==> try-sierra <==
// alu
module alu(
    input clk,
    input rst,
    input [31:0] op_a,         
    input [31:0] op_b,         
    input [2:0] op_code,       
    input mode_fp,             
    input round_mode,          
    input start,               
    output reg [31:0] result,  
    output reg valid_out,      
    output reg [4:0] flags     
);
    localparam OP_ADD = 3'b000;   
    localparam OP_SUB = 3'b001;   
    localparam OP_MUL = 3'b010;   
    localparam OP_DIV = 3'b011;   
    localparam SP_SIGN_POS = 31;
    localparam SP_EXP_MSB = 30;
    localparam SP_EXP_LSB = 23;
    localparam SP_MANT_MSB = 22;
    localparam SP_MANT_LSB = 0;
    localparam SP_EXP_BIAS = 127;
    localparam SP_EXP_WIDTH = 8;
    localparam SP_MANT_WIDTH = 23;
    localparam HP_SIGN_POS = 15;
    localparam HP_EXP_MSB = 14;
    localparam HP_EXP_LSB = 10;
    localparam HP_MANT_MSB = 9;
    localparam HP_MANT_LSB = 0;
    localparam HP_EXP_BIAS = 15;
    localparam HP_EXP_WIDTH = 5;
    localparam HP_MANT_WIDTH = 10;
    wire sign_a, sign_b, result_sign;
    wire [7:0] exp_a, exp_b;
    wire [22:0] mant_a, mant_b;
    wire [7:0] result_exp;
    wire [22:0] result_mant;
    wire [31:0] encoded_result;
    wire is_nan_a, is_nan_b, is_inf_a, is_inf_b, is_zero_a, is_zero_b;
    wire is_denorm_a, is_denorm_b;
    reg [2:0] state;
    localparam IDLE = 3'b000;
    localparam DECODE = 3'b001;
    localparam COMPUTE = 3'b010;
    localparam NORMALIZE = 3'b011;
    localparam ENCODE = 3'b100;
    localparam DONE = 3'b101;
    reg [31:0] temp_a, temp_b;
    reg [2:0] current_op;
    reg current_mode;
    reg current_round_mode;
    reg [1:0] mul_counter;
    ieee754_decoder decoder_inst (
        .mode_fp(current_mode),
        .fp_a(temp_a),
        .fp_b(temp_b),
        .sign_a(sign_a),
        .sign_b(sign_b),
        .exp_a(exp_a),
        .exp_b(exp_b),
        .mant_a(mant_a),
        .mant_b(mant_b),
        .is_nan_a(is_nan_a),
        .is_nan_b(is_nan_b),
        .is_inf_a(is_inf_a),
        .is_inf_b(is_inf_b),
        .is_zero_a(is_zero_a),
        .is_zero_b(is_zero_b),
        .is_denorm_a(is_denorm_a),
        .is_denorm_b(is_denorm_b)
    );
    wire add_overflow, add_underflow, add_inexact;
    wire add_result_sign;
    wire [7:0] add_result_exp;
  ...
Settings: LEC_CHECK=0, ABC_AREA=1, CAP_MARGIN=10, CORE_MARGIN=2, CORE_UTILIZATION=72, CTS_CLUSTER_DIAMETER=132, CTS_CLUSTER_SIZE=86, HOLD_SLACK_MARGIN=0.29, PLACE_DENSITY_LB_ADDON=0.08, SETUP_SLACK_MARGIN=2.91, SLEW_MARGIN=0; clock period 9.93 ns.
run.sh (not shown) runs the stock make flow with config.mk's settings and CLKGATE_MAP_FILE=.
==> try-raven: changes against try-sierra <==
Settings changed: ABC_AREA 1 to unset, CAP_MARGIN 10 to 20, CORE_MARGIN 2 to 4, CORE_UTILIZATION 72 to 35, CTS_CLUSTER_DIAMETER 132 to unset, CTS_CLUSTER_SIZE 86 to 71, GPL_ROUTABILITY_DRIVEN set to 1, HOLD_SLACK_MARGIN 0.29 to 0.09, PLACE_DENSITY set to 0.91, PLACE_DENSITY_LB_ADDON 0.08 to unset, SETUP_SLACK_MARGIN 2.91 to -0.92, SLEW_MARGIN 0 to 20, TNS_END_PERCENT set to 85.
==> flow/constraint.sdc (replaced) <==
create_clock -name core_clock -period 15.2 [get_ports {clk}]
set_input_delay 3.0400 -clock core_clock [delete_from_list [all_inputs] [get_ports {clk}]]
set_output_delay 3.0400 -clock core_clock [all_outputs]
set_load 0.01 [all_outputs]
==> GITHUB_STEP_SUMMARY <==
### Metrics collected by this job

| Metric | Value |
|---|---|
| Failing step | global routing |
| Status | stopped before the end |
| Die Y-Extent | 251 microns |
| Stop err | [ERROR GRT-0116] Global routing finished with congestion. Check the congestion regions in the DRC Viewer. |
| Cell Type Count | around 80 |
| DP HPWL | approximately 140 mm |
| Synth Instances | 5924 |
The numbers above come from try-sierra.

==> GITHUB_STEP_SUMMARY <==
## PnR job results

| Metric | Value |
|---|---|
| Final worst slack | -0.252 ns |
| Synth Instances | 5542 |
| Violated Checks | negative setup slack |
| Die Y-Extent | between 300 and 400 microns |
| Status | finished with violations |
| Final setup viols | 31 |
| Cell Type Count | 113 |
The numbers above come from try-raven.


========
==> inputs of v25 <==
Starting RTL as in the previous note.
Settings: LEC_CHECK=0, CAP_MARGIN=20, CORE_ASPECT_RATIO=1.21, CORE_MARGIN=4, CORE_UTILIZATION=35, MIN_ROUTING_LAYER=met1, PLACE_DENSITY_LB_ADDON=0.27, SLEW_MARGIN=20; clock period 18.8 ns.
==> v17 (differences from v25) <==
==> flow/config.mk (replaced) <==
export PLATFORM = sky130hd
export DESIGN_NAME = alu
export DESIGN_NICKNAME = alu
export VERILOG_FILES = /design/flow/design.v
export SDC_FILE = /design/flow/constraint.sdc
export NUM_CORES = 4
export LEC_CHECK = 0
export CAP_MARGIN = 10
export CELL_PAD_IN_SITES_DETAIL_PLACEMENT = 2
export CELL_PAD_IN_SITES_GLOBAL_PLACEMENT = 2
export CORE_ASPECT_RATIO = 0.64
export CORE_MARGIN = 6
export CORE_UTILIZATION = 58
export CTS_CLUSTER_DIAMETER = 309
export HOLD_SLACK_MARGIN = 0.25
export MAX_ROUTING_LAYER = met4
export PLACE_DENSITY = 0.43
export SETUP_SLACK_MARGIN = 0.96
export SLEW_MARGIN = 20
==> flow/constraint.sdc (replaced) <==
create_clock -name core_clock -period 10.0 [get_ports {clk}]
set_input_delay 2.0000 -clock core_clock [delete_from_list [all_inputs] [get_ports {clk}]]
set_output_delay 2.0000 -clock core_clock [all_outputs]
set_load 0.01 [all_outputs]
==> v1 (differences from v25) <==
==> flow/config.mk (replaced) <==
export PLATFORM = sky130hd
export DESIGN_NAME = alu
export DESIGN_NICKNAME = alu
export VERILOG_FILES = /design/flow/design.v
export SDC_FILE = /design/flow/constraint.sdc
export NUM_CORES = 4
export LEC_CHECK = 0
export ABC_AREA = 0
export CAP_MARGIN = 20
export CORE_ASPECT_RATIO = 1.13
export CORE_MARGIN = 2
export CORE_UTILIZATION = 54
export CTS_CLUSTER_DIAMETER = 58
export CTS_CLUSTER_SIZE = 43
export GPL_ROUTABILITY_DRIVEN = 1
export GPL_TIMING_DRIVEN = 1
export MAX_ROUTING_LAYER = met5
export PLACE_DENSITY_LB_ADDON = 0.01
export SLEW_MARGIN = 0
==> flow/constraint.sdc (replaced) <==
create_clock -name core_clock -period 12.2 [get_ports {clk}]
set_input_delay 2.4400 -clock core_clock [delete_from_list [all_inputs] [get_ports {clk}]]
set_output_delay 2.4400 -clock core_clock [all_outputs]
set_load 0.01 [all_outputs]
==> results <==
v17 did not get past global placement without I/O. v1 finished with negative setup slack left. v25 ran to the end with no violations. In v1 the design area is larger than in v25, by 11%. Of v25 and v1, v1 has the higher clock skew (gap 0.014 ns). Maximum frequency: v25 is lower than v1 (20%). Sequential share of layout area: v25 is higher than v1 (1.6 points). Of v1 and v25, v1 has the higher sequential power (gap about 50%, measured against v25). In v25 the register-to-register slack is higher than in v1, by 3.0 ns.

========
==> try-violet: inputs <==
Starting RTL as in the previous note.
==> flow/config.mk <==
export PLATFORM = sky130hd
export DESIGN_NAME = alu
export DESIGN_NICKNAME = alu
export VERILOG_FILES = /design/flow/design.v
export SDC_FILE = /design/flow/constraint.sdc
export NUM_CORES = 4
export LEC_CHECK = 0
export CAP_MARGIN = 20
export CORE_MARGIN = 2
export CORE_UTILIZATION = 30
export SLEW_MARGIN = 20
==> flow/constraint.sdc <==
create_clock -name core_clock -period 14.7 [get_ports {clk}]
set_input_delay 2.9400 -clock core_clock [delete_from_list [all_inputs] [get_ports {clk}]]
set_output_delay 2.9400 -clock core_clock [all_outputs]
set_load 0.01 [all_outputs]
==> try-pepper (differences from try-violet) <==
--- a/flow/config.mk
+++ b/flow/config.mk
@@ -5,7 +5,12 @@
 export SDC_FILE = /design/flow/constraint.sdc
 export NUM_CORES = 4
 export LEC_CHECK = 0
+export ABC_AREA = 1
 export CAP_MARGIN = 20
 export CORE_MARGIN = 2
-export CORE_UTILIZATION = 30
+export CORE_UTILIZATION = 72
+export CTS_CLUSTER_DIAMETER = 163
+export CTS_CLUSTER_SIZE = 97
+export PLACE_DENSITY = 0.43
 export SLEW_MARGIN = 20
+export TNS_END_PERCENT = 5
==> flow/constraint.sdc (replaced) <==
create_clock -name core_clock -period 7.91 [get_ports {clk}]
set_input_delay 1.5820 -clock core_clock [delete_from_list [all_inputs] [get_ports {clk}]]
set_output_delay 1.5820 -clock core_clock [all_outputs]
set_load 0.01 [all_outputs]
==> try-cedar (differences from try-violet) <==
--- a/flow/config.mk
+++ b/flow/config.mk
@@ -7,5 +7,6 @@
 export LEC_CHECK = 0
 export CAP_MARGIN = 20
 export CORE_MARGIN = 2
-export CORE_UTILIZATION = 30
+export CORE_UTILIZATION = 35
+export SETUP_SLACK_MARGIN = -1.17
 export SLEW_MARGIN = 20
==> try-harbor (differences from try-violet) <==
--- a/flow/config.mk
+++ b/flow/config.mk
@@ -5,7 +5,12 @@
 export SDC_FILE = /design/flow/constraint.sdc
 export NUM_CORES = 4
 export LEC_CHECK = 0
+export ABC_AREA = 0
 export CAP_MARGIN = 20
+export CORE_ASPECT_RATIO = 0.88
 export CORE_MARGIN = 2
-export CORE_UTILIZATION = 30
+export CORE_UTILIZATION = 56
+export CTS_CLUSTER_SIZE = 64
+export MAX_ROUTING_LAYER = met4
+export PLACE_DENSITY = 0.87
 export SLEW_MARGIN = 20
==> flow/constraint.sdc (replaced) <==
create_clock -name core_clock -period 21.5 [get_ports {clk}]
set_input_delay 4.3000 -clock core_clock [delete_from_list [all_inputs] [get_ports {clk}]]
set_output_delay 4.3000 -clock core_clock [all_outputs]
set_load 0.01 [all_outputs]
==> summary of the runs <==
- try-violet went through all stages and came out clean. try-cedar finished with setup timing left. try-pepper died in global routing. try-harbor went through all stages and came out clean.
- Die size, highest first: try-violet, try-cedar, try-harbor, try-pepper.
- Combinational power, lowest first: try-harbor, try-cedar, try-violet.
- Routed wire length: try-harbor < try-cedar < try-violet.
- Area after synthesis: try-pepper is smaller than try-harbor (about 3.5%).
- Via count: try-harbor < try-cedar < try-violet.
- In try-cedar the sequential share of layout area is higher than in try-violet, by 0.37 points.
- Register-to-register slack: try-harbor > try-violet > try-cedar.
- Fmax: try-violet is higher than try-harbor (about 35%).
- In sequential power, try-violet and try-cedar hardly differ.
==> figures <==
	try-violet	try-cedar	try-pepper	try-harbor
Setup Slack @ Placement	-470 ps	-1030 ps	-4050 ps	2930 ps
FP Util	30.1%	35.3%	72.9%	56.3%
Fraction of the yosys area taken by sequential cells	17.5%	17.5%	18.2%	17.5%
Critical path launch point	temp_b[10]$_DFFE_PP_	temp_b[11]$_DFFE_PP_	-	temp_b[11]$_DFFE_PP_
Average wire length per cell after detail routing	23.1 um	23.7 um	-	24.0 um
Count leader, synth	inv_1	inv_1	nand2_1	inv_1
Number of max-cap violations	0	0	-	0
Via/cell ratio	5.39	5.56	-	6.44
Worst setup path end	result[9]$_SDFFE_PP0P_	result[14]$_SDFFE_PP0P_	-	result[7]$_SDFFE_PP0P_
R2R Path End	result[9]$_SDFFE_PP0P_	result[14]$_SDFFE_PP0P_	-	result[7]$_SDFFE_PP0P_
Critical path class	reg -> reg	reg -> reg	-	reg -> reg
Area share of and/or/nand/nor cells after synthesis	18.5%	18.5%	20.9%	18.5%
Max Used Layer	met5	met5	-	met4
Core Region	152000 um^2	129000 um^2	60500 um^2	81100 um^2
Run status	timing/DRC/antenna clean	complete, but fails checks	did not finish	timing/DRC/antenna clean
Failing step	-	-	global routing	-
Violated checks	-	setup timing	-	-
Cell count listed in synth_stat.txt	5542	5542	5924	5542
Total routed wirelength	187000 um	185000 um	-	159000 um
FFs & Latches	345	345	-	345
Die y size	394 um	365 um	251 um	272 um
Power in the clock group	1280 uW	1190 uW	-	725 uW

========
==> job 4656: inputs <==
Starting RTL as in the previous note.
Settings: LEC_CHECK=0, ABC_AREA=1, CAP_MARGIN=20, CORE_ASPECT_RATIO=1.13, CORE_MARGIN=2, CORE_UTILIZATION=58, CTS_CLUSTER_DIAMETER=32, CTS_CLUSTER_SIZE=43, GPL_ROUTABILITY_DRIVEN=1, GPL_TIMING_DRIVEN=1, HOLD_SLACK_MARGIN=0.27, MAX_ROUTING_LAYER=met4, PLACE_DENSITY_LB_ADDON=0.07, SETUP_SLACK_MARGIN=1.45, SLEW_MARGIN=20; clock period 8.34 ns.
==> job 7564: changes against job 4656 <==
- ABC_AREA: 1 -> 0
- CELL_PAD_IN_SITES_DETAIL_PLACEMENT: default -> 2
- CELL_PAD_IN_SITES_GLOBAL_PLACEMENT: default -> 2
- CORE_ASPECT_RATIO: 1.13 -> default
- CORE_UTILIZATION: 58 -> 64
- CTS_CLUSTER_DIAMETER: 32 -> default
- CTS_CLUSTER_SIZE: 43 -> default
- GPL_ROUTABILITY_DRIVEN: 1 -> default
- HOLD_SLACK_MARGIN: 0.27 -> default
- MAX_ROUTING_LAYER: met4 -> met5
- PLACE_DENSITY: default -> 0.51
- PLACE_DENSITY_LB_ADDON: 0.07 -> default
- SETUP_SLACK_MARGIN: 1.45 -> 3.16
==> flow/constraint.sdc (replaced) <==
create_clock -name core_clock -period 13.1 [get_ports {clk}]
set_input_delay 2.6200 -clock core_clock [delete_from_list [all_inputs] [get_ports {clk}]]
set_output_delay 2.6200 -clock core_clock [all_outputs]
set_load 0.01 [all_outputs]
==> job 2000: changes against job 4656 <==
- ABC_AREA: 1 -> default
- CELL_PAD_IN_SITES_DETAIL_PLACEMENT: default -> 1
- CORE_ASPECT_RATIO: 1.13 -> default
- CORE_UTILIZATION: 58 -> 40
- CTS_CLUSTER_DIAMETER: 32 -> default
- CTS_CLUSTER_SIZE: 43 -> default
- GPL_ROUTABILITY_DRIVEN: 1 -> default
- GPL_TIMING_DRIVEN: 1 -> default
- HOLD_SLACK_MARGIN: 0.27 -> default
- PLACE_DENSITY_LB_ADDON: 0.07 -> default
- SETUP_SLACK_MARGIN: 1.45 -> default
- TNS_END_PERCENT: default -> 35
==> flow/constraint.sdc (replaced) <==
create_clock -name core_clock -period 15.2 [get_ports {clk}]
set_input_delay 3.0400 -clock core_clock [delete_from_list [all_inputs] [get_ports {clk}]]
set_output_delay 3.0400 -clock core_clock [all_outputs]
set_load 0.01 [all_outputs]
==> job 9645: changes against job 4656 <==
- ABC_AREA: 1 -> default
- CORE_ASPECT_RATIO: 1.13 -> default
- CORE_MARGIN: 2 -> 3
- CORE_UTILIZATION: 58 -> 35
- CTS_CLUSTER_DIAMETER: 32 -> default
- CTS_CLUSTER_SIZE: 43 -> default
- GPL_ROUTABILITY_DRIVEN: 1 -> 0
- GPL_TIMING_DRIVEN: 1 -> default
- HOLD_SLACK_MARGIN: 0.27 -> default
- MAX_ROUTING_LAYER: met4 -> default
- PLACE_DENSITY_LB_ADDON: 0.07 -> default
- SETUP_SLACK_MARGIN: 1.45 -> 1.93
==> flow/constraint.sdc (replaced) <==
create_clock -name core_clock -period 15.2 [get_ports {clk}]
set_input_delay 3.0400 -clock core_clock [delete_from_list [all_inputs] [get_ports {clk}]]
set_output_delay 3.0400 -clock core_clock [all_outputs]
set_load 0.01 [all_outputs]
==> results_dict.tcl <==
# place-and-route summary
set metrics [dict create \
    outcome "complete, no violations" \
    yosys.area.top_type_share_pct 21.48 \
    io_buffer_count 108 \
    yosys_cells 5542 \
    synthMuxAreaShare_pct 4.560 \
    fp_util_pct 35.53 \
    chipArea_um2 134800 \
    cts_buffers 45 \
]
(the above is from job 9645)
==> results_dict.tcl <==
# place-and-route summary
set metrics [dict create \
    outcome "complete, no violations" \
    chipArea_um2 116900 \
    fp_util_pct 40.48 \
    cts_buffers 44 \
    yosys_cells 5542 \
    yosys.area.top_type_share_pct 21.48 \
]
(the above is from job 2000)
==> results_dict.tcl <==
# flow metrics
set metrics [dict create \
    fp_util_pct 58.46 \
    lastStage "global routing (5_1_grt)" \
    yosys_cells 5924 \
    outcome "did not finish" \
    tool.error "[ERROR GRT-0116] Global routing finished with congestion. Check the congestion regions in the DRC Viewer." \
]
(the above is from job 4656)
==> results_dict.tcl <==
# flow metrics
set metrics [dict create \
    yosys_cells 5542 \
    yosys_area_um2 45660 \
    fp_util_pct 64.87 \
    synth_cells 5542 \
    tool.error "[ERROR GPL-0301] Utilization 117.078 % exceeds 100%." \
    yosys.area.top_type_share_pct 21.48 \
    outcome "did not finish" \
    lastStage "global placement without I/O (3_1_place_gp_skip_io)" \
]
(the above is from job 7564)
Power figures rest on the tool's default switching activity, not on a simulated workload.
